`run.sh`:
```
#!/bin/bash
# the make line also repeats each setting of config.mk as NAME=value (left out here)
make -C /OpenROAD-flow-scripts/flow DESIGN_CONFIG=/design/flow/config.mk WORK_HOME=/design/flow/orfs CLKGATE_MAP_FILE= finish
```
`config.mk`:
```
export PLATFORM = sky130hd
export DESIGN_NAME = mschdpath
export DESIGN_NICKNAME = mschdpath
export VERILOG_FILES = /design/flow/design.v
export SDC_FILE = /design/flow/constraint.sdc
export NUM_CORES = 4
export LEC_CHECK = 0
export CAP_MARGIN = 20
export CORE_MARGIN = 2
export CORE_UTILIZATION = 68
export CTS_CLUSTER_SIZE = 34
export HOLD_SLACK_MARGIN = -0.09
export SLEW_MARGIN = 20
export TNS_END_PERCENT = 70
```
`constraint.sdc`:
```
create_clock -name core_clock -period 3.61 [get_ports {clk}]
set_input_delay 0.7220 -clock core_clock [delete_from_list [all_inputs] [get_ports {clk}]]
set_output_delay 0.7220 -clock core_clock [all_outputs]
set_load 0.01 [all_outputs]
```
`design.v`:
```
module rgst #(
    parameter w=8
)(
    input clk, rst_b, ld, clr, input [w-1:0] d, output reg [w-1:0] q
);
    always @ (posedge clk, negedge rst_b)
        if (!rst_b)                 q <= 0;
        else if (clr)               q <= 0;
        else if (ld)                q <= d;
endmodule
module mschdpath (
    input clk, rst_b,ld_merg,upd_mreg, input [511:0] blk, output [31:0] m0
);
    function [31:0] RtRot(input [31:0] x, input [4:0] p);
        reg [63:0] tmp; begin
        tmp = {x, x} >> p; RtRot = tmp[31:0];end
    endfunction
    function [31:0] Sgm0(input [31:0]x); begin
        Sgm0=RtRot(x,7)^RtRot(x,18)^(x>>3);end
    endfunction
    function [31:0] Sgm1(input [31:0]x); begin
        Sgm1=RtRot(x,17)^RtRot(x,19)^(x>>10);end
    endfunction
    function [31:0] Mux(input sel,input [31:0]d1,d0); begin
        Mux = (sel) ?  d1 : d0 ;end
    endfunction
    function [31:0] Word32(input [511:0]blk, input [3:0]idx); begin
        Word32 = blk[511-32*idx -:32];end
    endfunction
    wire [31:0] m[0:15];
    generate
        genvar k;
        for( k = 0; k < 16; k = k +1) begin:some_name
            if(k < 15)
                rgst #(.w(32)) i0(.clk(clk),.rst_b(rst_b),.clr(1'd0),.ld(upd_mreg),.d(Mux(ld_merg,Word32(blk,k),m[k+1])),.q(m[k]));
            else
                rgst #(.w(32)) i0(.clk(clk),.rst_b(rst_b),.clr(1'd0),.ld(upd_mreg),.d(Mux(ld_merg,Word32(blk,k),m[0] + Sgm0(m[1]) + m[9] + Sgm1(m[14]))),.q(m[k]));
        end
    endgenerate
    assign m0 = m[0];
endmodule
```
==> results.py, run 1 <==
# Flow results
metrics = {
    "logic_synthesis": {
        "ys_seq_share_pct": 46.12,
        "aoi_share_pct": 12.05,
        "synth.top_cells.by_area": "dfrtp_1 46%, mux2i_1 18%, a21oi_1 9.6%",
        "synth-xor-area-share_pct": 4.571,
        "avg_cell_area_syn_um2": 9.754,
        "count_of_flip_flops_with_a_built_in_enable_after_synthesis": 0,
        "synth.most_common_cell": "a21oi_1",
        "top_cells_by_count": "531 x a21oi_1, 521 x nor2_1, 512 x dfrtp_1",
        "synth.cell_area_um2": 27780,
        "yosys.area.top_type": "dfrtp_1",
        "synth.distinct_cells": 51,
        "yosysChipArea_um2": 27780,
        "yosys.area_share.adder_pct": 5.864,
        "simple_gate_share_pct": 8.684,
        "postSynthRegisterBits": 512,
        "synthTopLogicFamily": "multiplexers",
        "syn_inst": 2848,
        "synth.yosys.num_cells": 2848,
        "synth.area.mux_share_pct": 17.55,
        "yosys_warnings": 2,
        "ys_async_sr_fraction_pct": 100.0,
        "floorplan.nets": 3457,
        "yosysTopAreaCellShare_pct": 46.12,
        "synth-main-ff-cell": "dfrtp_1",
    },
    "cts": {
        "cts_hold_repair.buffers": 0,
        "tritoncts_num_sinks": 512,
        "cts_inserted_buffers": 53,
        "clock_path_buffers": 3,
        "cts.root.buffer_cell": "clkbuf_16",
        "htree_levels": 2,
    },
    "placed_design": {
        "place_congestion": 1.112,
        "buffer_ports.inserted": 547,
        "placed_area_um2": 35040,
        "place_hpwl_mm": 79.22,
    },
    "run_status": {
        "lastStage": "global routing",
        "run_status": "stopped before the end",
    },
    "die": {
        "fp.coreArea_um2": 40550,
        "initCoreUtil_pct": 68.50,
        "placementRows": 74,
        "fp.dieH_um": 206.1,
        "die_area_um2": 42490,
        "io_pins": 548,
        "die_width_um": 206.1,
    },
}
-- what timing repair did --
action	in CTS
buffers inserted	12
endpoints found under the setup margin	25
endpoints found under the hold margin	0
resized	73
pin swaps	39
-- through the flow --
| step | cells | hold WS (ps) | worst slack (ps) | utilization (%) |
|---|---|---|---|---|
| after detailed placement | 3916 | 483.0 | -411.8 | 86.40 |
| after CTS | 4020 | 131.6 | -319.5 | 92.14 |
| after global placement | 3916 | 474.6 | -294.2 | 86.40 |
| after floorplan | 2848 | 426.4 | -29.78 | - |
==> run 2: changes to the inputs <==
- CTS_CLUSTER_DIAMETER: unset -> 34
- CTS_CLUSTER_SIZE: 34 -> 41
- HOLD_SLACK_MARGIN: -0.09 -> 0.3
- SETUP_SLACK_MARGIN: unset -> -0.23
- TNS_END_PERCENT: 70 -> unset
- clock period: 3.61 -> 2.89 ns (I/O delays scaled with it)
==> run 2 against run 1 <==
The run again fails in global routing. Synthesized area stayed put. Synthesized cell count stayed put. Die area stayed put.
==> results.py, run 2 <==
# Flow results
metrics = {
    "logic_synthesis": {
        "yosys_warnings": 2,
        "synth.top_cells.by_area": "dfrtp_1 46%, mux2i_1 18%, a21oi_1 9.6%",
        "synth.distinct_cells": 51,
        "floorplan.nets": 3457,
        "ys_async_sr_fraction_pct": 100.0,
        "synth.cell_area_um2": 27780,
        "synth.most_common_cell": "a21oi_1",
        "aoi_share_pct": 12.05,
        "synth-main-ff-cell": "dfrtp_1",
        "top_cells_by_count": "531 x a21oi_1, 521 x nor2_1, 512 x dfrtp_1",
        "synth-xor-area-share_pct": 4.571,
        "yosys.area.top_type": "dfrtp_1",
        "yosysTopAreaCellShare_pct": 46.12,
        "ys_seq_share_pct": 46.12,
        "count_of_flip_flops_with_a_built_in_enable_after_synthesis": 0,
        "yosysChipArea_um2": 27780,
        "postSynthRegisterBits": 512,
        "synthTopLogicFamily": "multiplexers",
        "syn_inst": 2848,
        "simple_gate_share_pct": 8.684,
        "avg_cell_area_syn_um2": 9.754,
        "synth.yosys.num_cells": 2848,
        "yosys.area_share.adder_pct": 5.864,
        "synth.area.mux_share_pct": 17.55,
    },
    "global_routing": {
        "track_usage_pct": 84.85,
        "overflow": 418,
    },
    "die": {
        "die_width_um": 206.1,
        "fp.dieH_um": 206.1,
        "placementRows": 74,
        "die_area_um2": 42490,
        "fp.coreArea_um2": 40550,
        "initCoreUtil_pct": 68.50,
        "io_pins": 548,
    },
    "cts": {
        "tritoncts_num_sinks": 512,
        "cts_inserted_buffers": 86,
        "htree_levels": 3,
        "clock_path_buffers": 3,
        "cts.root.buffer_cell": "clkbuf_16",
    },
    "run_status": {
        "lastStage": "global routing",
        "run_status": "stopped before the end",
        "tool.error": "[ERROR GRT-0116] Global routing finished with congestion. Check the congestion regions in the DRC Viewer.",
    },
    "placed_design": {
        "place_congestion": 1.174,
        "placed_area_um2": 35730,
        "buffer_ports.inserted": 547,
        "place_hpwl_mm": 78.33,
    },
}
[run 2: per-layer routing]
metal	GRT usage, %	overflow
met4	88.78	139
met5	45.24	3
met3	72.72	12
met1	82.70	11
met2	98.61	253
[run 2: what timing repair did]
action / in CTS
pin swaps: 52
endpoints found under the hold margin: 56
setup endpoints to repair: 30
resized: 124
hold buffers: 1
buffers inserted: 13
[run 2: per-stage QoR]
stage	setup WS, ps	utilization (%)	total power [mW]	instances
4_1_cts	-1135	97.47	53.44	4150
3_5_place_dp	-1059	88.10	36.53	3979
2_1_floorplan	-747.3	-	25.09	2848
3_3_place_gp	-928.9	88.10	35.08	3979
==> run 3: changes to the inputs <==
- CORE_UTILIZATION: 68 -> 31
- CTS_CLUSTER_DIAMETER: 34 -> unset
- CTS_CLUSTER_SIZE: 41 -> unset
- HOLD_SLACK_MARGIN: 0.3 -> unset
- SETUP_SLACK_MARGIN: -0.23 -> unset
- clock period: 2.89 -> 5.37 ns (I/O delays scaled with it)
==> run 3 against run 2 <==
The run now finishes clean. Synthesized area unchanged. Synthesized cell count did not move. Die area up 120%.
==> results.py, run 3 <==
# Synthesis and PnR figures
metrics = {
    "power": {
        "seq_power_share_pct": 24.9,
        "internal-power_mw": 11.50,
        "worst_ir_drop_vdd_mv": 0.4597,
        "p_comb_share_pct": 55.0,
        "p_leak_nw": 15.81,
        "combinationalPower_mw": 11.4,
        "power-per-cell-area_nw_per_um2": 571.1,
        "power.clock.total_mw": 4.16,
        "power.share.clock_pct": 20.1,
        "power.sequential.total_mw": 5.17,
        "p_switching_mw": 9.240,
        "power_switching_share_pct": 44.55,
        "top_power_group": "combinational logic",
    },
    "worst_setup_path": {
        "worstPathCellList": "xnor2_1 > xnor2_1 > fa_1 > inv_1 > fa_1 > inv_1 > ha_1 > inv_1 > fa_1 > nor2b_4 > o2111ai_1 > a21oi_2 > nor2_1 > o311ai_4 > a21boi_1 > xnor2_1 > o221a_1",
        "worstPathMaxFanout": 5,
        "cp-start-kind": "flop",
        "end_kind": "flop",
        "setup.worst_path.start": "some_name[14].genblk1.i0.q[18]",
        "r2r_cells": 17,
        "setup.worst_path.class": "reg -> reg",
        "worst_ep_required_time_ps": 5870,
        "worstReg2RegEnd": "some_name[15].genblk1.i0.q[27]",
        "cp-endpoint": "some_name[15].genblk1.i0.q[27]",
        "regToRegSetupSlack_ps": 950,
        "r2r_start": "some_name[14].genblk1.i0.q[18]",
        "cp.buffers_inverters": 3,
        "slowest_cell_on_the_critical_path": "fa_1",
        "crit_arrival_ps": 4920,
        "worst_path_dominant_cell_family": "adder cells",
        "max_stage_delay_ps": 490,
        "worstSetupPathDepth": 17,
    },
    "logic_synthesis": {
        "synthTopLogicFamily": "multiplexers",
        "floorplan.nets": 3457,
        "synth.cell_area_um2": 27780,
        "postSynthRegisterBits": 512,
        "simple_gate_share_pct": 8.684,
        "ys_seq_share_pct": 46.12,
        "yosys_warnings": 2,
        "yosysChipArea_um2": 27780,
        "synth-main-ff-cell": "dfrtp_1",
        "avg_cell_area_syn_um2": 9.754,
        "yosysTopAreaCellShare_pct": 46.12,
        "aoi_share_pct": 12.05,
        "syn_inst": 2848,
        "count_of_flip_flops_with_a_built_in_enable_after_synthesis": 0,
        "synth-xor-area-share_pct": 4.571,
        "synth.top_cells.by_area": "dfrtp_1 46%, mux2i_1 18%, a21oi_1 9.6%",
        "ys_async_sr_fraction_pct": 100.0,
        "yosys.area.top_type": "dfrtp_1",
        "yosys.area_share.adder_pct": 5.864,
        "synth.area.mux_share_pct": 17.55,
        "synth.most_common_cell": "a21oi_1",
        "top_cells_by_count": "531 x a21oi_1, 521 x nor2_1, 512 x dfrtp_1",
        "synth.distinct_cells": 51,
        "synth.yosys.num_cells": 2848,
    },
    "drt": {
        "dr.first_iter.drc_count": 1550,
        "route.vias.total": 21750,
        "drt.antenna.violating_nets": 0,
        "drc": 0,
        "postRouteWirelength_mm": 106.7,
        "first_pass_detailed_route_iteration_total": 5,
        "route.detailed.wl_per_inst_um": 23.75,
        "viasPerCell": 4.843,
    },
    "final_layout": {
        "fin_cells": 4491,
        "post-route-cell-area_um2": 36320,
        "finalCoreUtilization_pct": 40.97,
        "fin_nets": 3870,
        "area_delta_synth_final_pct": 30.74,
        "combGateArea_um2": 13530,
        "layout.area.seq_um2": 12810,
        "fill_cells": 8849,
    },
    "cts": {
        "cts_hold_repair.buffers": 0,
        "cts_resized": 0,
        "clkTransAtPathRegs_ps": 60,
        "clock_path_buffers": 3,
        "htree_levels": 2,
        "cts_tree": "yes",
        "cts.root.buffer_cell": "clkbuf_16",
        "tritoncts_num_sinks": 512,
        "cts_inserted_buffers": 61,
        "postCtsSetupRepairBufs": 0,
        "worstSkewPairLatency_ps": 650,
    },
    "die": {
        "placementRows": 109,
        "fp.dieH_um": 303.4,
        "io_pins": 548,
        "die_width_um": 303.4,
        "fp.coreArea_um2": 88650,
        "die_area_um2": 92020,
        "initCoreUtil_pct": 31.34,
    },
    "sta": {
        "clock_skew_ps": 38.61,
        "finalClockPeriodUsage_pct": 82.39,
        "finalCriticalPeriod_ps": 4424,
        "setup_tns_ps": 0,
        "worstMarginPinSlew_ps": 897.0,
        "max_freq_ghz": 0.2260,
        "relative_max_transition_margin_pct": 40.20,
        "setup_viol_count_final": 0,
        "rsz0062_at_grt": "no",
        "hold_viol_final": 0,
        "final_number_of_max_transition_violations": 0,
    },
    "global_routing": {
        "overflow": 0,
        "track_usage_pct": 22.70,
        "grt_pass1_wl_mm": 149.7,
        "grt_pass1_vias": 21670,
        "grt_antenna_before_repair": 46,
        "grt_start_max_net_pins": 160,
    },
    "placed_design": {
        "place_hpwl_mm": 84.03,
        "buffer_ports.inserted": 547,
        "placed_area_um2": 34280,
        "dp_cells": 4363,
        "place_congestion": 0.9365,
    },
    "run": {
        "maxCapViolCount": 0,
        "warnings": 41,
    },
    "min_path": {
        "min_path_type": "in -> async",
    },
    "run_status": {
        "run_status": "finished clean",
    },
}
[run 3: routing by layer]
metal,global-route usage (%),part of all wire (%)
met5,0,0.28
met1,30.12,43
met3,6.711,8.0
met4,7.306,2.7
met2,35.52,46
[run 3: final cells by class]
type / instances / area share (%)
antenna: 22 / 0.1516
sequential: 512 / 35.28
inverter: 149 / 1.540
clock inverter: 23 / 0.7476
tap: 1165 / 4.013
multi-input combinational: 1956 / 37.26
clock buffer: 83 / 4.706
timing repair buffer: 581 / 16.30
[run 3: stage by stage]
stage,hold WS (ps),worst slack [ps],power (mW)
after global placement,474.6,959.5,16.71
after floorplan,458.1,1506,12.78
after detailed placement,481.5,927.1,16.62
after global routing,433.0,742.7,22.25
after CTS,394.8,854.3,20.89
final,403.1,945.5,20.74
==> run 4: changes to the inputs <==
- CORE_UTILIZATION: 31 -> 72
- CTS_CLUSTER_SIZE: unset -> 37
- HOLD_SLACK_MARGIN: unset -> -0.05
- PLACE_DENSITY_LB_ADDON: unset -> 0.26
- clock period: 5.37 -> 4.1 ns (I/O delays scaled with it)
==> run 4 against run 3 <==
Die area down 56%. The run now fails in global routing. Synthesized cell count unchanged. Synthesized area unchanged.
==> results.py, run 4 <==
# Flow results
metrics = {
    "logic_synthesis": {
        "synth.yosys.num_cells": 2848,
        "yosys.area.top_type": "dfrtp_1",
        "synth.most_common_cell": "a21oi_1",
        "count_of_flip_flops_with_a_built_in_enable_after_synthesis": 0,
        "yosys.area_share.adder_pct": 5.864,
        "ys_async_sr_fraction_pct": 100.0,
        "floorplan.nets": 3457,
        "postSynthRegisterBits": 512,
        "synth.area.mux_share_pct": 17.55,
        "synth-xor-area-share_pct": 4.571,
        "yosys_warnings": 2,
        "synth.cell_area_um2": 27780,
        "aoi_share_pct": 12.05,
        "ys_seq_share_pct": 46.12,
        "simple_gate_share_pct": 8.684,
        "yosysTopAreaCellShare_pct": 46.12,
        "avg_cell_area_syn_um2": 9.754,
        "synth.distinct_cells": 51,
        "yosysChipArea_um2": 27780,
        "synth-main-ff-cell": "dfrtp_1",
        "synth.top_cells.by_area": "dfrtp_1 46%, mux2i_1 18%, a21oi_1 9.6%",
        "top_cells_by_count": "531 x a21oi_1, 521 x nor2_1, 512 x dfrtp_1",
        "syn_inst": 2848,
        "synthTopLogicFamily": "multiplexers",
    },
    "placed_design": {
        "buffer_ports.inserted": 547,
        "placed_area_um2": 33720,
        "place_hpwl_mm": 76.67,
        "dp_cells": 3730,
        "place_congestion": 1.181,
    },
    "die": {
        "die_area_um2": 40170,
        "initCoreUtil_pct": 73.41,
        "io_pins": 548,
        "placementRows": 71,
        "die_width_um": 200.4,
        "fp.dieH_um": 200.4,
        "fp.coreArea_um2": 37840,
    },
    "global_routing": {
        "track_usage_pct": 86.59,
        "overflow": 279,
    },
    "cts": {
        "cts_hold_repair.buffers": 0,
        "cts_inserted_buffers": 52,
        "htree_levels": 2,
        "tritoncts_num_sinks": 512,
        "clock_path_buffers": 3,
        "cts.root.buffer_cell": "clkbuf_16",
    },
    "run_status": {
        "tool.error": "[ERROR GRT-0232] Routing congestion too high. Check the congestion heatmap in the GUI.",
        "lastStage": "global routing",
        "run_status": "stopped before the end",
    },
}
## run 4: metrics by stage
stage / setup slack, ps / setup TNS (ps)
floorplan: 236.1 / 0
global placement: 72.77 / 0
detailed placement: -87.24 / -353.5
CTS: -19.94 / -48.12
## run 4: routing by layer
metal / global-route usage, % / overflow
met2: 98.50 / 140
met1: 85.07 / 11
met3: 76.72 / 16
met5: 46.07 / 4
met4: 89.84 / 108
## run 4: timing repair
action                                  4_1_cts
gates resized                                21
setup buffers                                 1
endpoints found under the setup margin       16
pin swaps                                     3
==> run 5: changes to the inputs <==
- CORE_UTILIZATION: 72 -> 52
- CTS_CLUSTER_SIZE: 37 -> 99
- HOLD_SLACK_MARGIN: -0.05 -> unset
- PLACE_DENSITY_LB_ADDON: 0.26 -> unset
- clock period: 4.1 -> 2.51 ns (I/O delays scaled with it)
==> run 5 against run 4 <==
Synthesized area unchanged. The layout now fails its checks (setup timing). Die area up 38%. Synthesized cell count unchanged.
==> results.py, run 5 <==
# Synthesis and PnR figures
metrics = {
    "run_status": {
        "run_status": "failed layout checks",
        "check_fail_reasons": "setup timing",
    },
    "logic_synthesis": {
        "yosys_warnings": 2,
        "yosysChipArea_um2": 27780,
        "synth.cell_area_um2": 27780,
        "ys_async_sr_fraction_pct": 100.0,
        "syn_inst": 2848,
        "top_cells_by_count": "531 x a21oi_1, 521 x nor2_1, 512 x dfrtp_1",
        "yosys.area_share.adder_pct": 5.864,
        "yosysTopAreaCellShare_pct": 46.12,
        "synth-main-ff-cell": "dfrtp_1",
        "synth.yosys.num_cells": 2848,
        "synth.distinct_cells": 51,
        "aoi_share_pct": 12.05,
        "simple_gate_share_pct": 8.684,
        "avg_cell_area_syn_um2": 9.754,
        "synth-xor-area-share_pct": 4.571,
        "synth.top_cells.by_area": "dfrtp_1 46%, mux2i_1 18%, a21oi_1 9.6%",
        "synthTopLogicFamily": "multiplexers",
        "synth.area.mux_share_pct": 17.55,
        "count_of_flip_flops_with_a_built_in_enable_after_synthesis": 0,
        "synth.most_common_cell": "a21oi_1",
        "floorplan.nets": 3457,
        "ys_seq_share_pct": 46.12,
        "postSynthRegisterBits": 512,
        "yosys.area.top_type": "dfrtp_1",
    },
    "cts": {
        "worstSkewPairLatency_ps": 640,
        "htree_levels": 2,
        "cts_tree": "yes",
        "cts_inserted_buffers": 55,
        "clock_path_buffers": 3,
        "tritoncts_num_sinks": 512,
        "clkTransAtPathRegs_ps": 60,
        "cts.root.buffer_cell": "clkbuf_16",
    },
    "run": {
        "warnings": 36,
        "maxCapViolCount": 0,
    },
    "sta": {
        "setup_viol_count_final": 30,
        "finalClockPeriodUsage_pct": 157.3,
        "setup_tns_ps": -36020,
        "relative_max_transition_margin_pct": 45.19,
        "worstMarginPinSlew_ps": 822.2,
        "rsz0062_at_grt": "yes",
        "final_number_of_max_transition_violations": 0,
        "hold_viol_final": 0,
        "timing.final.ws_setup_ps": -1437,
        "clock_skew_ps": 39.60,
        "max_freq_ghz": 0.2533,
        "finalCriticalPeriod_ps": 3947,
    },
    "min_path": {
        "hp-start": "upd_mreg",
        "min_path_type": "in -> reg",
        "hold_depth": 3,
        "min_to": "some_name[15].genblk1.i0.q[23]",
    },
    "drt": {
        "wl_met1_mm": 41.52,
        "met3RoutedLength_mm": 8.232,
        "postRouteWirelength_mm": 103.3,
        "drc": 0,
        "route.vias.total": 24220,
        "highest-signal-layer": "met5",
        "drt.antenna.violating_nets": 0,
        "viasPerCell": 5.600,
        "first_pass_detailed_route_iteration_total": 8,
        "metal2_wl_mm": 48.69,
        "dr.first_iter.drc_count": 1796,
        "route.detailed.wl_per_inst_um": 23.89,
    },
    "placed_design": {
        "placed_area_um2": 36380,
        "detailedPlace.worstSlack_ps": -1544,
        "place_congestion": 0.9779,
        "buffer_ports.inserted": 547,
        "place_hpwl_mm": 80.84,
    },
    "power": {
        "power.sequential.total_mw": 10.9,
        "top_power_group": "combinational logic",
        "pwr_total_mw": 60.81,
        "p_comb_share_pct": 68.3,
        "p_switching_mw": 25.72,
        "power_switching_share_pct": 42.29,
        "worst_ir_drop_vdd_mv": 1.779,
        "combinationalPower_mw": 41.6,
        "power.share.clock_pct": 13.8,
        "power-per-cell-area_nw_per_um2": 1534,
        "internal-power_mw": 35.09,
        "seq_power_share_pct": 17.9,
        "p_leak_nw": 17.81,
        "power.clock.total_mw": 8.37,
    },
    "worst_setup_path": {
        "worstReg2RegEnd": "some_name[15].genblk1.i0.q[27]",
        "worst_path_dominant_cell_family": "adder cells",
        "regToRegSetupSlack_ps": -1440,
        "r2r_cells": 17,
        "end_kind": "flop",
        "setup.worst_path.start": "some_name[1].genblk1.i0.q[18]",
        "r2r_start": "some_name[1].genblk1.i0.q[18]",
        "worstSetupPathDepth": 17,
        "cp-start-kind": "flop",
        "crit_arrival_ps": 4430,
        "worstPathMaxFanout": 4,
        "worst_ep_required_time_ps": 3000,
        "cp-endpoint": "some_name[15].genblk1.i0.q[27]",
        "setup.worst_path.class": "reg -> reg",
        "max_stage_delay_ps": 490,
        "cp.buffers_inverters": 4,
        "worstPathCellList": "buf_6 > xnor2_1 > xnor2_1 > buf_4 > fa_1 > inv_1 > fa_1 > inv_2 > ha_4 > and3_4 > nand4_1 > a21oi_4 > nor2_2 > o311ai_4 > a21boi_1 > xnor2_1 > o221a_1",
        "path_common_cell": "xnor2_1",
        "slowest_cell_on_the_critical_path": "fa_1",
    },
    "die": {
        "fp.coreArea_um2": 52660,
        "die_width_um": 235.1,
        "fp.dieH_um": 235.1,
        "io_pins": 548,
        "placementRows": 84,
        "initCoreUtil_pct": 52.76,
        "die_area_um2": 55290,
    },
    "final_layout": {
        "post-route-cell-area_um2": 39630,
        "finalCoreUtilization_pct": 75.26,
        "fill_cells": 3682,
        "area_delta_synth_final_pct": 42.65,
        "fin_nets": 4189,
    },
    "global_routing": {
        "grt_start_max_net_pins": 195,
        "track_usage_pct": 36.83,
        "grt_pass1_vias": 24710,
        "overflow": 0,
        "grt_antenna_before_repair": 30,
        "grt_pass1_wl_mm": 151.8,
    },
}
==> run 5: routing by layer <==
metal	GRT usage [%]	up-vias
li1	-	11090
met1	48.32	11910
met2	58.91	957
met3	8.771	239
met4	15.27	22
met5	0	-
==> run 5: layout make-up <==
| type | instances | area, µm² | share of cell area, % |
|---|---|---|---|
| multi-input cells | 1956 | 14800 | 37.35 |
| flip-flops and latches | 512 | 12840 | 32.40 |
| repair buffers | 906 | 8682 | 21.91 |
| clock buffers | 83 | 1632 | 4.117 |
| well taps | 688 | 860.8 | 2.172 |
| inverters | 149 | 559.3 | 1.411 |
| clock inverters | 14 | 210.2 | 0.5304 |
| diodes | 18 | 45.04 | 0.1137 |
==> run 5: timing repair <==
action	in CTS	in global routing
hold buffers	1	0
endpoints found under the setup margin	31	31
hold endpoints to repair	26	0
resized	126	113
pin swaps	70	76
setup buffers	15	19
==> run 5: metrics by stage <==
step | hold slack, ps | instances
after floorplan | 206.4 | 2848
after global placement | 388.6 | 4190
after detailed placement | 390.2 | 4190
after CTS | 292.5 | 4298
after global routing | 323.9 | 4325
final | 317.3 | 4326
==> run 6: changes to the inputs <==
- CORE_UTILIZATION: 52 -> 58
- CTS_CLUSTER_SIZE: 99 -> unset
- clock period: 2.51 -> 2.61 ns (I/O delays scaled with it)
==> run 6 against run 5 <==
Still fails the layout checks on setup timing. Combinational power is 6.2% lower. Routed wire length increased by 3.5%. Utilization increased by 7.5 points.
==> results.py, run 6 <==
# Synthesis and PnR figures
metrics = {
    "power": {
        "power_switching_share_pct": 42.50,
        "p_leak_nw": 17.79,
        "internal-power_mw": 32.95,
        "p_switching_mw": 24.36,
        "power.share.clock_pct": 13.6,
        "combinationalPower_mw": 39.0,
        "worst_ir_drop_vdd_mv": 2.073,
        "power-per-cell-area_nw_per_um2": 1456,
        "power.clock.total_mw": 7.77,
        "pwr_total_mw": 57.30,
        "power.sequential.total_mw": 10.5,
        "top_power_group": "combinational logic",
        "seq_power_share_pct": 18.3,
        "p_comb_share_pct": 68.1,
    },
    "worst_setup_path": {
        "worstReg2RegEnd": "some_name[15].genblk1.i0.q[27]",
        "end_kind": "flop",
        "setup.worst_path.start": "some_name[14].genblk1.i0.q[19]",
        "worstSetupPathDepth": 16,
        "cp-start-kind": "flop",
        "r2r_start": "some_name[14].genblk1.i0.q[19]",
        "slowest_cell_on_the_critical_path": "fa_1",
        "max_stage_delay_ps": 460,
        "crit_arrival_ps": 4470,
        "worst_ep_required_time_ps": 3110,
        "regToRegSetupSlack_ps": -1360,
        "r2r_cells": 16,
        "setup.worst_path.class": "reg -> reg",
        "cp.buffers_inverters": 3,
        "worstPathCellList": "buf_6 > xnor2_4 > xnor2_2 > fa_1 > inv_1 > fa_1 > buf_4 > fa_2 > nor2b_4 > o2111ai_4 > a21oi_4 > nor2_2 > o311ai_4 > a21boi_1 > xnor2_1 > o221a_1",
        "worstPathMaxFanout": 3,
        "path_common_cell": "fa_1",
        "worst_path_dominant_cell_family": "adder cells",
        "cp-endpoint": "some_name[15].genblk1.i0.q[27]",
    },
    "drt": {
        "metal2_wl_mm": 48.73,
        "met3RoutedLength_mm": 10.17,
        "postRouteWirelength_mm": 106.9,
        "dr.first_iter.drc_count": 2763,
        "route.detailed.wl_per_inst_um": 24.99,
        "viasPerCell": 5.971,
        "route.vias.total": 25550,
        "drt.antenna.violating_nets": 0,
        "highest-signal-layer": "met5",
        "drc": 0,
        "wl_met1_mm": 40.12,
        "first_pass_detailed_route_iteration_total": 6,
    },
    "logic_synthesis": {
        "synth.top_cells.by_area": "dfrtp_1 46%, mux2i_1 18%, a21oi_1 9.6%",
        "synth.area.mux_share_pct": 17.55,
        "yosys.area.top_type": "dfrtp_1",
        "floorplan.nets": 3457,
        "synthTopLogicFamily": "multiplexers",
        "yosysTopAreaCellShare_pct": 46.12,
        "synth-main-ff-cell": "dfrtp_1",
        "synth.yosys.num_cells": 2848,
        "avg_cell_area_syn_um2": 9.754,
        "synth-xor-area-share_pct": 4.571,
        "ys_seq_share_pct": 46.12,
        "synth.most_common_cell": "a21oi_1",
        "count_of_flip_flops_with_a_built_in_enable_after_synthesis": 0,
        "synth.distinct_cells": 51,
        "postSynthRegisterBits": 512,
        "yosys.area_share.adder_pct": 5.864,
        "yosysChipArea_um2": 27780,
        "yosys_warnings": 2,
        "aoi_share_pct": 12.05,
        "simple_gate_share_pct": 8.684,
        "ys_async_sr_fraction_pct": 100.0,
        "synth.cell_area_um2": 27780,
        "syn_inst": 2848,
        "top_cells_by_count": "531 x a21oi_1, 521 x nor2_1, 512 x dfrtp_1",
    },
    "placed_design": {
        "place_hpwl_mm": 80.25,
        "dp_cells": 4131,
        "buffer_ports.inserted": 547,
        "detailedPlace.worstSlack_ps": -1473,
        "place_congestion": 1.023,
    },
    "min_path": {
        "min_to": "some_name[14].genblk1.i0.q[8]",
        "hold_depth": 2,
        "min_path_type": "in -> reg",
        "hp-start": "upd_mreg",
    },
    "final_layout": {
        "fill_cells": 2649,
        "fin_cells": 4279,
        "layout.area.seq_um2": 12830,
        "combGateArea_um2": 14580,
        "fin_nets": 4208,
        "area_delta_synth_final_pct": 41.67,
    },
    "cts": {
        "clkTransAtPathRegs_ps": 60,
        "clock_path_buffers": 3,
        "tritoncts_num_sinks": 512,
        "cts_tree": "yes",
        "worstSkewPairLatency_ps": 620,
        "htree_levels": 2,
        "cts.root.buffer_cell": "clkbuf_16",
        "cts_inserted_buffers": 54,
    },
    "run": {
        "maxCapViolCount": 0,
        "warnings": 34,
    },
    "sta": {
        "finalCriticalPeriod_ps": 3967,
        "max_freq_ghz": 0.2521,
        "final_number_of_max_transition_violations": 0,
        "setup_viol_count_final": 30,
        "rsz0062_at_grt": "yes",
        "relative_max_transition_margin_pct": 54.33,
        "finalClockPeriodUsage_pct": 152.0,
        "worstMarginPinSlew_ps": 666.0,
        "timing.final.ws_setup_ps": -1357,
        "clock_skew_ps": 19.92,
        "hold_viol_final": 0,
    },
    "die": {
        "die_width_um": 222.9,
        "fp.coreArea_um2": 47550,
        "io_pins": 548,
        "initCoreUtil_pct": 58.43,
        "fp.dieH_um": 222.9,
        "placementRows": 80,
        "die_area_um2": 49660,
    },
    "global_routing": {
        "overflow": 0,
        "track_usage_pct": 42.76,
        "grt_start_max_net_pins": 110,
        "grt_pass1_wl_mm": 157.8,
        "grt_pass1_vias": 26270,
        "grt_antenna_before_repair": 34,
    },
    "run_status": {
        "run_status": "failed layout checks",
        "check_fail_reasons": "setup timing",
    },
}
run 6: layer usage:
metal,vias to the layer above,global-route usage (%)
met5,-,0
met4,14,26.85
met3,419,10.11
met2,1507,66.40
met1,12480,54.38
li1,11130,-
run 6: through the flow:
step / hold slack, ps / area, µm² / utilization, % / setup TNS, ps
2_1_floorplan: 226.4 / 28050 / - / -21990
3_3_place_gp: 473.8 / 36350 / 76.46 / -35380
3_5_place_dp: 479.3 / 36350 / 76.46 / -37490
4_1_cts: 347.9 / 38810 / 81.63 / -33580
5_1_grt: 364.2 / 39350 / 82.76 / -38820
6_report: 367.1 / 39360 / 82.78 / -34650
run 6: what timing repair did:
item	4_1_cts	5_1_grt
pin swaps	60	47
hold buffers	1	0
gates resized	114	67
hold endpoints to repair	43	0
setup buffers	38	16
setup endpoints to repair	30	31
run 6: cell type report:
type	instances	share of cell area (%)
timing repair buffer	926	22.35
tap	615	1.955
antenna	26	0.1653
inverter	149	1.421
sequential	512	32.60
multi-input combinational	1956	37.04
clock inverter	10	0.3433
clock buffer	85	4.136
==> run 7: changes to the inputs <==
- ABC_AREA: unset -> 0
- CORE_UTILIZATION: 58 -> 43
- PLACE_DENSITY: unset -> 0.74
- clock period: 2.61 -> 5.8 ns (I/O delays scaled with it)
==> run 7 against run 6 <==
Now clean on timing, DRC and antenna. Combinational power fell by 73%. Critical path depth increased by 1. Clock skew up 11 ps. Fmax fell by 9.9%. Global-route usage shrank 14 points. Hold slack improved by 130 ps. Total power shrank 67%. Synthesized cell count unchanged. Sequential power is 54% lower. First-iteration DRC count down 28%. Critical endpoint unchanged.
==> results.py, run 7 <==
# Synthesis and PnR figures
metrics = {
    "run": {
        "maxCapViolCount": 0,
        "warnings": 53,
    },
    "logic_synthesis": {
        "yosysChipArea_um2": 27780,
        "top_cells_by_count": "531 x a21oi_1, 521 x nor2_1, 512 x dfrtp_1",
        "synth-main-ff-cell": "dfrtp_1",
        "ys_async_sr_fraction_pct": 100.0,
        "yosys_warnings": 2,
        "synth.top_cells.by_area": "dfrtp_1 46%, mux2i_1 18%, a21oi_1 9.6%",
        "synth-xor-area-share_pct": 4.571,
        "syn_inst": 2848,
        "simple_gate_share_pct": 8.684,
        "avg_cell_area_syn_um2": 9.754,
        "synth.yosys.num_cells": 2848,
        "synth.distinct_cells": 51,
        "yosysTopAreaCellShare_pct": 46.12,
        "aoi_share_pct": 12.05,
        "synth.cell_area_um2": 27780,
        "synthTopLogicFamily": "multiplexers",
        "count_of_flip_flops_with_a_built_in_enable_after_synthesis": 0,
        "floorplan.nets": 3457,
        "postSynthRegisterBits": 512,
        "synth.area.mux_share_pct": 17.55,
        "yosys.area.top_type": "dfrtp_1",
        "ys_seq_share_pct": 46.12,
        "synth.most_common_cell": "a21oi_1",
        "yosys.area_share.adder_pct": 5.864,
    },
    "placed_design": {
        "place_hpwl_mm": 74.49,
        "place_congestion": 1.007,
        "placed_area_um2": 33780,
        "buffer_ports.inserted": 547,
        "detailedPlace.worstSlack_ps": 1433,
    },
    "sta": {
        "setup_viol_count_final": 0,
        "timing.final.ws_setup_ps": 1395,
        "relative_max_transition_margin_pct": 25.64,
        "finalClockPeriodUsage_pct": 75.95,
        "setup_tns_ps": 0,
        "clock_skew_ps": 30.48,
        "finalCriticalPeriod_ps": 4405,
        "worstMarginPinSlew_ps": 1115,
        "max_freq_ghz": 0.2270,
        "rsz0062_at_grt": "no",
        "final_number_of_max_transition_violations": 0,
        "hold_viol_final": 0,
    },
    "die": {
        "placementRows": 93,
        "die_width_um": 258.2,
        "fp.dieH_um": 258.2,
        "initCoreUtil_pct": 43.33,
        "io_pins": 548,
        "die_area_um2": 66650,
        "fp.coreArea_um2": 64120,
    },
    "power": {
        "worst_ir_drop_vdd_mv": 0.5551,
        "internal-power_mw": 10.64,
        "top_power_group": "combinational logic",
        "power.share.clock_pct": 19.7,
        "p_switching_mw": 8.386,
        "p_comb_share_pct": 55.0,
        "pwr_total_mw": 19.03,
        "power_switching_share_pct": 44.07,
        "combinationalPower_mw": 10.5,
        "seq_power_share_pct": 25.3,
        "power-per-cell-area_nw_per_um2": 531.7,
        "power.sequential.total_mw": 4.82,
        "p_leak_nw": 15.72,
        "power.clock.total_mw": 3.75,
    },
    "cts": {
        "htree_levels": 2,
        "cts_resized": 0,
        "worstSkewPairLatency_ps": 620,
        "cts.root.buffer_cell": "clkbuf_16",
        "tritoncts_num_sinks": 512,
        "clock_path_buffers": 3,
        "cts_tree": "yes",
        "clkTransAtPathRegs_ps": 70,
        "postCtsSetupRepairBufs": 0,
        "cts_hold_repair.buffers": 0,
        "cts_inserted_buffers": 56,
    },
    "final_layout": {
        "finalCoreUtilization_pct": 55.82,
        "fin_nets": 3851,
        "post-route-cell-area_um2": 35790,
        "area_delta_synth_final_pct": 28.83,
    },
    "worst_setup_path": {
        "max_stage_delay_ps": 490,
        "regToRegSetupSlack_ps": 1390,
        "cp-start-kind": "flop",
        "worstPathCellList": "xnor2_1 > xnor2_1 > fa_1 > inv_1 > fa_1 > inv_1 > ha_1 > inv_1 > fa_1 > nor2b_4 > o2111ai_1 > a21oi_2 > nor2_1 > o311ai_4 > a21boi_1 > xnor2_1 > o221a_1",
        "cp.buffers_inverters": 3,
        "worstReg2RegEnd": "some_name[15].genblk1.i0.q[27]",
        "slowest_cell_on_the_critical_path": "fa_1",
        "setup.worst_path.class": "reg -> reg",
        "end_kind": "flop",
        "crit_arrival_ps": 4910,
        "worst_path_dominant_cell_family": "adder cells",
        "r2r_cells": 17,
        "worstSetupPathDepth": 17,
        "setup.worst_path.start": "some_name[14].genblk1.i0.q[20]",
        "worst_ep_required_time_ps": 6310,
        "r2r_start": "some_name[14].genblk1.i0.q[20]",
        "worstPathMaxFanout": 5,
        "cp-endpoint": "some_name[15].genblk1.i0.q[27]",
    },
    "global_routing": {
        "grt_antenna_before_repair": 45,
        "overflow": 0,
        "track_usage_pct": 28.51,
        "grt_pass1_vias": 21690,
        "grt_pass1_wl_mm": 139.3,
        "grt_start_max_net_pins": 256,
    },
    "min_path": {
        "min_path_type": "reg -> reg",
        "hp-start": "some_name[15].genblk1.i0.q[11]",
        "min_to": "some_name[15].genblk1.i0.q[11]",
        "hold_depth": 2,
    },
    "drt": {
        "viasPerCell": 5.243,
        "drc": 0,
        "route.detailed.wl_per_inst_um": 23.12,
        "first_pass_detailed_route_iteration_total": 6,
        "postRouteWirelength_mm": 96.37,
        "route.vias.total": 21860,
        "dr.first_iter.drc_count": 2003,
        "drt.antenna.violating_nets": 0,
    },
    "run_status": {
        "run_status": "finished clean",
    },
}
run 7: metal layers:
| metal | track usage [%] | up-vias | share of wire [%] |
|---|---|---|---|
| met4 | 11.74 | 28 | 3.5 |
| met3 | 7.332 | 172 | 8.0 |
| met2 | 44.23 | 745 | 46 |
| li1 | - | 10420 | - |
| met1 | 38.09 | 10490 | 42 |
| met5 | 0 | - | 0.18 |
run 7: cell type report:
type                            count  area, µm²
Antenna cell                       31      77.57
Inverter                          149      559.3
Tap cell                          855       1070
Clock inverter                     17      281.5
Fill cell                        5653      28330
Timing Repair Buffer              567       5803
Clock buffer                       82       1650
Sequential cell                   512      12810
Multi-Input combinational cell   1956      13530
run 7: through the flow:
| stage | std cells | hold slack [ps] |
|---|---|---|
| after floorplan | 2848 | 458.1 |
| after global placement | 4039 | 483.0 |
| after detailed placement | 4039 | 482.4 |
| after CTS | 4138 | 495.7 |
| after global routing | 4166 | 531.2 |
| final | 4169 | 498.9 |
==> run 8: changes to the inputs <==
- CAP_MARGIN: 20 -> 40
- CELL_PAD_IN_SITES_DETAIL_PLACEMENT: unset -> 1
- CELL_PAD_IN_SITES_GLOBAL_PLACEMENT: unset -> 0
- CORE_ASPECT_RATIO: unset -> 1.01
- CORE_UTILIZATION: 43 -> 61
- CTS_CLUSTER_SIZE: unset -> 18
- PLACE_DENSITY: 0.74 -> unset
- PLACE_DENSITY_LB_ADDON: unset -> 0.05
- SETUP_SLACK_MARGIN: unset -> 0.47
- SLEW_MARGIN: 20 -> 30
- TNS_END_PERCENT: unset -> 60
- clock period: 5.8 -> 5.22 ns (I/O delays scaled with it)
==> run 8 against run 7 <==
The run now fails in detailed placement. Synthesized cell count unchanged. Die area fell by 29%. Synthesized area did not move.
==> results.py, run 8 <==
# Flow results
metrics = {
    "run_status": {
        "lastStage": "detailed placement",
        "tool.error": "[ERROR DPL-0033] detailed placement checks failed during check placement.",
        "run_status": "stopped before the end",
    },
    "logic_synthesis": {
        "synth-xor-area-share_pct": 4.571,
        "yosysTopAreaCellShare_pct": 46.12,
        "count_of_flip_flops_with_a_built_in_enable_after_synthesis": 0,
        "synth-main-ff-cell": "dfrtp_1",
        "synth.top_cells.by_area": "dfrtp_1 46%, mux2i_1 18%, a21oi_1 9.6%",
        "yosysChipArea_um2": 27780,
        "syn_inst": 2848,
        "simple_gate_share_pct": 8.684,
        "yosys_warnings": 2,
        "floorplan.nets": 3457,
        "synth.distinct_cells": 51,
        "aoi_share_pct": 12.05,
        "top_cells_by_count": "531 x a21oi_1, 521 x nor2_1, 512 x dfrtp_1",
        "synth.cell_area_um2": 27780,
        "postSynthRegisterBits": 512,
        "synthTopLogicFamily": "multiplexers",
        "synth.yosys.num_cells": 2848,
        "ys_async_sr_fraction_pct": 100.0,
        "ys_seq_share_pct": 46.12,
        "yosys.area.top_type": "dfrtp_1",
        "synth.most_common_cell": "a21oi_1",
        "avg_cell_area_syn_um2": 9.754,
        "yosys.area_share.adder_pct": 5.864,
        "synth.area.mux_share_pct": 17.55,
    },
    "die": {
        "die_area_um2": 47260,
        "fp.dieH_um": 218.5,
        "io_pins": 548,
        "initCoreUtil_pct": 61.88,
        "die_width_um": 216.3,
        "placementRows": 78,
        "fp.coreArea_um2": 44890,
    },
    "placed_design": {
        "place_congestion": 0.9943,
        "buffer_ports.inserted": 547,
    },
}
-- run 8: metrics by stage --
step              cells  total power [mW]  setup slack [ps]  cell area [µm²]  hold slack (ps)
floorplan          2848             13.15              1356            27780            458.1
global placement   3787             17.03             831.7            33490            474.2
==> run 9: changes to the inputs <==
- ABC_AREA: 0 -> unset
- CAP_MARGIN: 40 -> 20
- CELL_PAD_IN_SITES_DETAIL_PLACEMENT: 1 -> unset
- CELL_PAD_IN_SITES_GLOBAL_PLACEMENT: 0 -> unset
- CORE_ASPECT_RATIO: 1.01 -> 0.86
- CORE_MARGIN: 2 -> 5
- CORE_UTILIZATION: 61 -> 28
- CTS_CLUSTER_SIZE: 18 -> 79
- GPL_ROUTABILITY_DRIVEN: unset -> 0
- MAX_ROUTING_LAYER: unset -> met5
- PLACE_DENSITY_LB_ADDON: 0.05 -> unset
- SETUP_SLACK_MARGIN: 0.47 -> 0.38
- SLEW_MARGIN: 30 -> 20
- TNS_END_PERCENT: 60 -> unset
- clock period: 5.22 -> 5.91 ns (I/O delays scaled with it)
==> run 9 against run 8 <==
The run now finishes clean. Die area increased by 120%. Synthesized area stayed put. Synthesized cell count is the same.
==> results.py, run 9 <==
# Synthesis and PnR figures
metrics = {
    "run_status": {
        "run_status": "finished clean",
    },
    "final_layout": {
        "fin_nets": 3862,
        "fin_cells": 4642,
        "area_delta_synth_final_pct": 31.27,
    },
    "placed_design": {
        "dp_cells": 4499,
        "buffer_ports.inserted": 547,
        "place_hpwl_mm": 86.41,
    },
    "power": {
        "pwr_total_mw": 18.64,
        "power.clock.total_mw": 3.79,
        "power-per-cell-area_nw_per_um2": 511.2,
        "power_switching_share_pct": 44.11,
        "power.sequential.total_mw": 4.76,
        "combinationalPower_mw": 10.1,
        "p_comb_share_pct": 54.2,
        "top_power_group": "combinational logic",
        "seq_power_share_pct": 25.5,
        "worst_ir_drop_vdd_mv": 0.5209,
        "power.share.clock_pct": 20.3,
        "internal-power_mw": 10.42,
        "p_switching_mw": 8.224,
        "p_leak_nw": 15.78,
    },
    "logic_synthesis": {
        "simple_gate_share_pct": 8.684,
        "synth-main-ff-cell": "dfrtp_1",
        "synth.area.mux_share_pct": 17.55,
        "count_of_flip_flops_with_a_built_in_enable_after_synthesis": 0,
        "yosys.area_share.adder_pct": 5.864,
        "yosysChipArea_um2": 27780,
        "synth.most_common_cell": "a21oi_1",
        "postSynthRegisterBits": 512,
        "syn_inst": 2848,
        "floorplan.nets": 3457,
        "yosys_warnings": 2,
        "ys_seq_share_pct": 46.12,
        "aoi_share_pct": 12.05,
        "synth.cell_area_um2": 27780,
        "synth.distinct_cells": 51,
        "synthTopLogicFamily": "multiplexers",
        "yosysTopAreaCellShare_pct": 46.12,
        "top_cells_by_count": "531 x a21oi_1, 521 x nor2_1, 512 x dfrtp_1",
        "synth.top_cells.by_area": "dfrtp_1 46%, mux2i_1 18%, a21oi_1 9.6%",
        "yosys.area.top_type": "dfrtp_1",
        "ys_async_sr_fraction_pct": 100.0,
        "synth.yosys.num_cells": 2848,
        "synth-xor-area-share_pct": 4.571,
        "avg_cell_area_syn_um2": 9.754,
    },
    "die": {
        "placementRows": 107,
        "initCoreUtil_pct": 28.12,
        "fp.dieH_um": 302.1,
        "io_pins": 548,
        "fp.coreArea_um2": 98800,
        "die_area_um2": 105600,
        "die_width_um": 349.7,
    },
    "cts": {
        "clock_path_buffers": 3,
        "cts_inserted_buffers": 60,
        "cts_tree": "yes",
        "postCtsSetupRepairBufs": 0,
        "worstSkewPairLatency_ps": 640,
        "cts_hold_repair.buffers": 0,
        "clkTransAtPathRegs_ps": 60,
        "tritoncts_num_sinks": 512,
        "cts.root.buffer_cell": "clkbuf_16",
        "cts_resized": 0,
        "htree_levels": 2,
    },
    "worst_setup_path": {
        "setup.worst_path.class": "reg -> reg",
        "worst_path_dominant_cell_family": "adder cells",
        "cp-endpoint": "some_name[15].genblk1.i0.q[27]",
        "worstReg2RegEnd": "some_name[15].genblk1.i0.q[27]",
        "max_stage_delay_ps": 490,
        "r2r_start": "some_name[14].genblk1.i0.q[18]",
        "slowest_cell_on_the_critical_path": "fa_1",
        "worstPathCellList": "xnor2_1 > xnor2_1 > fa_1 > inv_1 > fa_1 > inv_1 > ha_1 > inv_1 > fa_1 > nor2b_4 > o2111ai_1 > a21oi_2 > nor2_1 > o311ai_4 > a21boi_1 > xnor2_1 > o221a_1",
        "r2r_cells": 17,
        "setup.worst_path.start": "some_name[14].genblk1.i0.q[18]",
        "cp-start-kind": "flop",
        "worstPathMaxFanout": 5,
        "regToRegSetupSlack_ps": 1550,
        "crit_arrival_ps": 4880,
        "worstSetupPathDepth": 17,
        "end_kind": "flop",
        "cp.buffers_inverters": 3,
        "worst_ep_required_time_ps": 6440,
    },
    "sta": {
        "worstMarginPinSlew_ps": 1004,
        "finalClockPeriodUsage_pct": 73.71,
        "relative_max_transition_margin_pct": 33.08,
        "finalCriticalPeriod_ps": 4356,
        "max_freq_ghz": 0.2296,
        "setup_viol_count_final": 0,
        "rsz0062_at_grt": "no",
        "final_number_of_max_transition_violations": 0,
        "setup_tns_ps": 0,
        "clock_skew_ps": 28.68,
        "hold_viol_final": 0,
    },
    "global_routing": {
        "grt_start_max_net_pins": 221,
        "track_usage_pct": 20.31,
        "grt_pass1_vias": 21790,
        "grt_pass1_wl_mm": 154.8,
        "grt_antenna_before_repair": 64,
        "overflow": 0,
    },
    "drt": {
        "dr.first_iter.drc_count": 1805,
        "first_pass_detailed_route_iteration_total": 7,
        "route.vias.total": 21980,
        "drc": 0,
        "viasPerCell": 4.736,
        "route.detailed.wl_per_inst_um": 23.93,
        "drt.antenna.violating_nets": 0,
        "postRouteWirelength_mm": 111.1,
    },
    "run": {
        "maxCapViolCount": 0,
        "warnings": 41,
    },
    "min_path": {
        "hp-start": "some_name[15].genblk1.i0.q[24]",
        "min_path_type": "reg -> reg",
        "min_to": "some_name[15].genblk1.i0.q[24]",
        "hold_depth": 1,
    },
}
==> run 9: layout make-up <==
type | instances | area, µm²
fill | 9952 | 62330
multi-input combinational | 1956 | 13530
sequential | 512 | 12810
timing repair buffer | 574 | 5868
clock buffer | 83 | 1678
tap | 1308 | 1637
inverter | 149 | 559.3
clock inverter | 30 | 304.0
antenna | 30 | 75.07
==> run 9: layer usage <==
metal	track usage [%]	vias up	wire length (µm)	share of wire, %
li1	-	10460	-	-
met1	27.05	10560	47460	43
met2	30.95	738	49380	44
met3	7.988	178	11470	10
met4	5.376	50	2484	2.2
met5	0	-	284	0.26
==> run 9: metrics by stage <==
stage / utilization [%] / hold slack [ps] / worst slack [ps] / area, µm²
floorplan: - / 458.1 / 2046 / 27780
global placement: 34.83 / 474.3 / 1610 / 34410
detailed placement: 34.83 / 479.8 / 1561 / 34410
CTS: 36.83 / 493.5 / 1561 / 36390
global route: 36.87 / 509.4 / 1370 / 36430
finish: 36.91 / 491.6 / 1554 / 36470
==> run 10: changes to the inputs <==
- CORE_ASPECT_RATIO: 0.86 -> unset
- CORE_MARGIN: 5 -> 2
- CORE_UTILIZATION: 28 -> 72
- CTS_CLUSTER_DIAMETER: unset -> 270
- CTS_CLUSTER_SIZE: 79 -> 62
- GPL_ROUTABILITY_DRIVEN: 0 -> unset
- HOLD_SLACK_MARGIN: unset -> -0.09
- MAX_ROUTING_LAYER: met5 -> unset
- SETUP_SLACK_MARGIN: 0.38 -> -0.24
- TNS_END_PERCENT: unset -> 80
- clock period: 5.91 -> 3.43 ns (I/O delays scaled with it)
==> run 10 against run 9 <==
The run now fails in global routing. Synthesized cell count did not move. Die area down 62%. Synthesized area unchanged.
==> results.py, run 10 <==
# Flow results
metrics = {
    "die": {
        "io_pins": 548,
        "fp.coreArea_um2": 37840,
        "placementRows": 71,
        "die_width_um": 200.4,
        "fp.dieH_um": 200.4,
        "initCoreUtil_pct": 73.41,
        "die_area_um2": 40170,
    },
    "logic_synthesis": {
        "syn_inst": 2848,
        "ys_async_sr_fraction_pct": 100.0,
        "synth.cell_area_um2": 27780,
        "yosysTopAreaCellShare_pct": 46.12,
        "synth.most_common_cell": "a21oi_1",
        "yosys.area_share.adder_pct": 5.864,
        "yosysChipArea_um2": 27780,
        "avg_cell_area_syn_um2": 9.754,
        "synth-main-ff-cell": "dfrtp_1",
        "synth.area.mux_share_pct": 17.55,
        "synthTopLogicFamily": "multiplexers",
        "simple_gate_share_pct": 8.684,
        "floorplan.nets": 3457,
        "yosys_warnings": 2,
        "aoi_share_pct": 12.05,
        "top_cells_by_count": "531 x a21oi_1, 521 x nor2_1, 512 x dfrtp_1",
        "postSynthRegisterBits": 512,
        "synth.distinct_cells": 51,
        "ys_seq_share_pct": 46.12,
        "synth.yosys.num_cells": 2848,
        "yosys.area.top_type": "dfrtp_1",
        "synth-xor-area-share_pct": 4.571,
        "count_of_flip_flops_with_a_built_in_enable_after_synthesis": 0,
        "synth.top_cells.by_area": "dfrtp_1 46%, mux2i_1 18%, a21oi_1 9.6%",
    },
    "cts": {
        "tritoncts_num_sinks": 512,
        "cts.root.buffer_cell": "clkbuf_16",
        "cts_hold_repair.buffers": 0,
        "clock_path_buffers": 3,
        "htree_levels": 1,
        "cts_inserted_buffers": 12,
    },
    "run_status": {
        "lastStage": "global routing",
        "run_status": "stopped before the end",
        "tool.error": "[ERROR GRT-0232] Routing congestion too high. Check the congestion heatmap in the GUI.",
    },
    "global_routing": {
        "overflow": 305,
        "track_usage_pct": 85.11,
    },
    "placed_design": {
        "place_congestion": 1.208,
        "buffer_ports.inserted": 547,
        "detailedPlace.worstSlack_ps": -625.3,
        "place_hpwl_mm": 81.61,
    },
}
==> run 10: what timing repair did <==
item,4_1_cts
setup buffers,13
pin swaps,36
setup endpoints to repair,24
endpoints found under the hold margin,0
gates cloned,0
resized,61
==> run 10: layer usage <==
metal / overflow / global-route usage [%]
met5: 0 / 50.00
met2: 160 / 98.15
met4: 105 / 87.22
met3: 22 / 75.06
met1: 18 / 82.67
==> run 10: metrics by stage <==
| step | cells | hold WS [ps] | instance area [µm²] |
|---|---|---|---|
| 4_1_cts | 3912 | 51.88 | 35650 |
| 3_3_place_gp | 3887 | 473.8 | 34890 |
| 3_5_place_dp | 3887 | 486.7 | 34890 |
| 2_1_floorplan | 2848 | 390.4 | 27800 |
==> run 11: changes to the inputs <==
- CORE_UTILIZATION: 72 -> 57
- CTS_CLUSTER_DIAMETER: 270 -> unset
- CTS_CLUSTER_SIZE: 62 -> unset
- HOLD_SLACK_MARGIN: -0.09 -> unset
- SETUP_SLACK_MARGIN: -0.24 -> 0.7
- TNS_END_PERCENT: 80 -> unset
- clock period: 3.43 -> 2.65 ns (I/O delays scaled with it)
==> run 11 against run 10 <==
The layout now fails its checks (setup timing). Die area up 26%. Synthesized area unchanged. Synthesized cell count unchanged.
==> results.py, run 11 <==
# Synthesis and PnR figures
metrics = {
    "global_routing": {
        "grt_pass1_vias": 25400,
        "grt_antenna_before_repair": 36,
        "grt_start_max_net_pins": 128,
        "overflow": 0,
        "track_usage_pct": 40.86,
        "grt_pass1_wl_mm": 152.7,
    },
    "logic_synthesis": {
        "synth.yosys.num_cells": 2848,
        "synthTopLogicFamily": "multiplexers",
        "yosysChipArea_um2": 27780,
        "count_of_flip_flops_with_a_built_in_enable_after_synthesis": 0,
        "yosys_warnings": 2,
        "yosys.area.top_type": "dfrtp_1",
        "yosysTopAreaCellShare_pct": 46.12,
        "synth.most_common_cell": "a21oi_1",
        "ys_seq_share_pct": 46.12,
        "aoi_share_pct": 12.05,
        "synth.cell_area_um2": 27780,
        "yosys.area_share.adder_pct": 5.864,
        "top_cells_by_count": "531 x a21oi_1, 521 x nor2_1, 512 x dfrtp_1",
        "synth-xor-area-share_pct": 4.571,
        "simple_gate_share_pct": 8.684,
        "ys_async_sr_fraction_pct": 100.0,
        "synth.top_cells.by_area": "dfrtp_1 46%, mux2i_1 18%, a21oi_1 9.6%",
        "synth.distinct_cells": 51,
        "syn_inst": 2848,
        "postSynthRegisterBits": 512,
        "floorplan.nets": 3457,
        "synth.area.mux_share_pct": 17.55,
        "avg_cell_area_syn_um2": 9.754,
        "synth-main-ff-cell": "dfrtp_1",
    },
    "worst_setup_path": {
        "r2r_cells": 16,
        "cp.buffers_inverters": 3,
        "regToRegSetupSlack_ps": -1250,
        "setup.worst_path.start": "some_name[14].genblk1.i0.q[19]",
        "worstPathCellList": "xnor2_2 > xnor2_1 > buf_4 > fa_1 > inv_1 > fa_1 > fa_2 > nor2b_4 > o2111ai_4 > a21oi_4 > nor2_2 > o311ai_4 > buf_4 > xor2_2 > mux2i_1 > a21oi_1",
        "worst_path_dominant_cell_family": "adder cells",
        "worstPathMaxFanout": 3,
        "worst_ep_required_time_ps": 3170,
        "crit_arrival_ps": 4420,
        "worstSetupPathDepth": 16,
        "setup.worst_path.class": "reg -> reg",
        "worstReg2RegEnd": "some_name[15].genblk1.i0.q[23]",
        "r2r_start": "some_name[14].genblk1.i0.q[19]",
        "cp-start-kind": "flop",
        "slowest_cell_on_the_critical_path": "fa_1",
        "cp-endpoint": "some_name[15].genblk1.i0.q[23]",
        "end_kind": "flop",
        "max_stage_delay_ps": 500,
    },
    "sta": {
        "relative_max_transition_margin_pct": 49.78,
        "rsz0062_at_grt": "yes",
        "clock_skew_ps": 35.58,
        "setup_viol_count_final": 30,
        "timing.final.ws_setup_ps": -1255,
        "holdWs_ps": 389.9,
        "hold_viol_final": 0,
        "finalClockPeriodUsage_pct": 147.4,
        "worstMarginPinSlew_ps": 732.4,
        "finalCriticalPeriod_ps": 3905,
        "final_number_of_max_transition_violations": 0,
        "setup_tns_ps": -32270,
        "max_freq_ghz": 0.2561,
    },
    "power": {
        "combinationalPower_mw": 36.7,
        "seq_power_share_pct": 18.7,
        "power.sequential.total_mw": 10.3,
        "worst_ir_drop_vdd_mv": 1.545,
        "top_power_group": "combinational logic",
        "p_leak_nw": 17.73,
        "p_comb_share_pct": 66.6,
        "power.clock.total_mw": 8.10,
        "power.share.clock_pct": 14.7,
        "power-per-cell-area_nw_per_um2": 1403,
        "p_switching_mw": 23.03,
        "power_switching_share_pct": 41.83,
        "internal-power_mw": 32.03,
        "pwr_total_mw": 55.07,
    },
    "run_status": {
        "check_fail_reasons": "setup timing",
        "run_status": "failed layout checks",
    },
    "drt": {
        "first_pass_detailed_route_iteration_total": 6,
        "dr.first_iter.drc_count": 2619,
        "drc": 0,
        "postRouteWirelength_mm": 103.1,
        "viasPerCell": 5.810,
        "drt.antenna.violating_nets": 0,
        "route.detailed.wl_per_inst_um": 24.17,
        "route.vias.total": 24770,
    },
    "cts": {
        "tritoncts_num_sinks": 512,
        "worstSkewPairLatency_ps": 620,
        "cts_tree": "yes",
        "clkTransAtPathRegs_ps": 60,
        "cts.root.buffer_cell": "clkbuf_16",
        "htree_levels": 2,
        "cts_inserted_buffers": 54,
        "clock_path_buffers": 3,
    },
    "min_path": {
        "hp-start": "upd_mreg",
        "min_to": "some_name[15].genblk1.i0.q[23]",
        "hold_depth": 3,
        "min_path_type": "in -> reg",
    },
    "placed_design": {
        "buffer_ports.inserted": 547,
        "place_congestion": 1.025,
        "placed_area_um2": 36350,
        "place_hpwl_mm": 79.62,
    },
    "run": {
        "maxCapViolCount": 0,
        "warnings": 34,
    },
    "die": {
        "die_area_um2": 50520,
        "fp.coreArea_um2": 47950,
        "placementRows": 80,
        "io_pins": 548,
        "fp.dieH_um": 224.8,
        "die_width_um": 224.8,
        "initCoreUtil_pct": 57.94,
    },
    "final_layout": {
        "fin_nets": 4188,
        "area_delta_synth_final_pct": 41.26,
        "finalCoreUtilization_pct": 81.85,
        "post-route-cell-area_um2": 39240,
    },
}
-- run 11: cell type report --
class                      instances  area [µm²]
antenna                           28       70.07
sequential                       512       12840
clock buffer                      76        1565
tap                              615       769.5
multi-input combinational       1956       14510
clock inverter                    22       329.1
timing repair buffer             906        8601
inverter                         149       559.3
fill                            2963        8703
-- run 11: stage by stage --
step,instances,worst slack (ps)
after detailed placement,4124,-1369
after floorplan,2848,-987.1
after global placement,4124,-1237
final,4264,-1255
after global routing,4261,-1393
after CTS,4235,-1256
-- run 11: routing by layer --
layer / routed length, µm / global-route usage, %
met1: 39040 / 51.45
met2: 48280 / 65.13
met3: 9364 / 10.31
met4: 6258 / 22.17
met5: 125 / 0
-- run 11: repair_timing --
item | CTS | global route
cloned | 0 | 0
hold buffers | 1 | 0
endpoints found under the setup margin | 64 | 45
endpoints found under the hold margin | 43 | 0
gates resized | 202 | 84
setup buffers | 12 | 1
pin swaps | 24 | 39
==> run 12: changes to the inputs <==
- CORE_UTILIZATION: 57 -> 68
- CTS_CLUSTER_SIZE: unset -> 34
- HOLD_SLACK_MARGIN: unset -> 0.3
- SETUP_SLACK_MARGIN: 0.7 -> unset
- clock period: 2.65 -> 2.51 ns (I/O delays scaled with it)
==> run 12 against run 11 <==
The flow now stops in global routing. Synthesized area stayed put. Die area is 16% lower. Synthesized cell count stayed put.
==> results.py, run 12 <==
# Flow results
metrics = {
    "run_status": {
        "run_status": "stopped before the end",
        "lastStage": "global routing",
        "tool.error": "[ERROR GRT-0232] Routing congestion too high. Check the congestion heatmap in the GUI.",
    },
    "logic_synthesis": {
        "yosys_warnings": 2,
        "synth.area.mux_share_pct": 17.55,
        "simple_gate_share_pct": 8.684,
        "synthTopLogicFamily": "multiplexers",
        "synth-main-ff-cell": "dfrtp_1",
        "yosysTopAreaCellShare_pct": 46.12,
        "synth.most_common_cell": "a21oi_1",
        "ys_seq_share_pct": 46.12,
        "ys_async_sr_fraction_pct": 100.0,
        "yosys.area_share.adder_pct": 5.864,
        "top_cells_by_count": "531 x a21oi_1, 521 x nor2_1, 512 x dfrtp_1",
        "synth-xor-area-share_pct": 4.571,
        "count_of_flip_flops_with_a_built_in_enable_after_synthesis": 0,
        "synth.top_cells.by_area": "dfrtp_1 46%, mux2i_1 18%, a21oi_1 9.6%",
        "postSynthRegisterBits": 512,
        "floorplan.nets": 3457,
        "syn_inst": 2848,
        "synth.distinct_cells": 51,
        "yosys.area.top_type": "dfrtp_1",
        "aoi_share_pct": 12.05,
        "synth.yosys.num_cells": 2848,
        "avg_cell_area_syn_um2": 9.754,
        "synth.cell_area_um2": 27780,
        "yosysChipArea_um2": 27780,
    },
    "cts": {
        "htree_levels": 2,
        "clock_path_buffers": 3,
        "tritoncts_num_sinks": 512,
        "cts_inserted_buffers": 52,
        "cts.root.buffer_cell": "clkbuf_16",
    },
    "die": {
        "placementRows": 74,
        "initCoreUtil_pct": 68.50,
        "fp.dieH_um": 206.1,
        "io_pins": 548,
        "die_width_um": 206.1,
        "fp.coreArea_um2": 40550,
        "die_area_um2": 42490,
    },
    "global_routing": {
        "track_usage_pct": 83.89,
        "overflow": 267,
    },
    "placed_design": {
        "buffer_ports.inserted": 547,
        "detailedPlace.worstSlack_ps": -1561,
        "place_congestion": 1.135,
        "place_hpwl_mm": 78.93,
    },
}
[run 12: through the flow]
step           total power [mW]  setup TNS, ps  cell area [µm²]  cells  hold WS, ps
4_1_cts                   55.68         -38360            38480   4110        430.2
3_3_place_gp              40.38         -34220            35980   3997        473.4
2_1_floorplan             28.92         -24990            28050   2848        206.4
3_5_place_dp              42.30         -38910            35980   3997        477.8
[run 12: metal layers]
layer	GRT usage [%]	overflow
met2	97.30	134
met5	43.93	4
met1	80.60	9
met3	74.82	8
met4	86.38	112
[run 12: timing repair]
action                                  CTS
buffers inserted                         15
gates cloned                              0
pin swaps                                40
hold buffers                              3
endpoints found under the hold margin    69
gates resized                            81
endpoints found under the setup margin   31
Power is estimated from default activity; no workload was simulated.
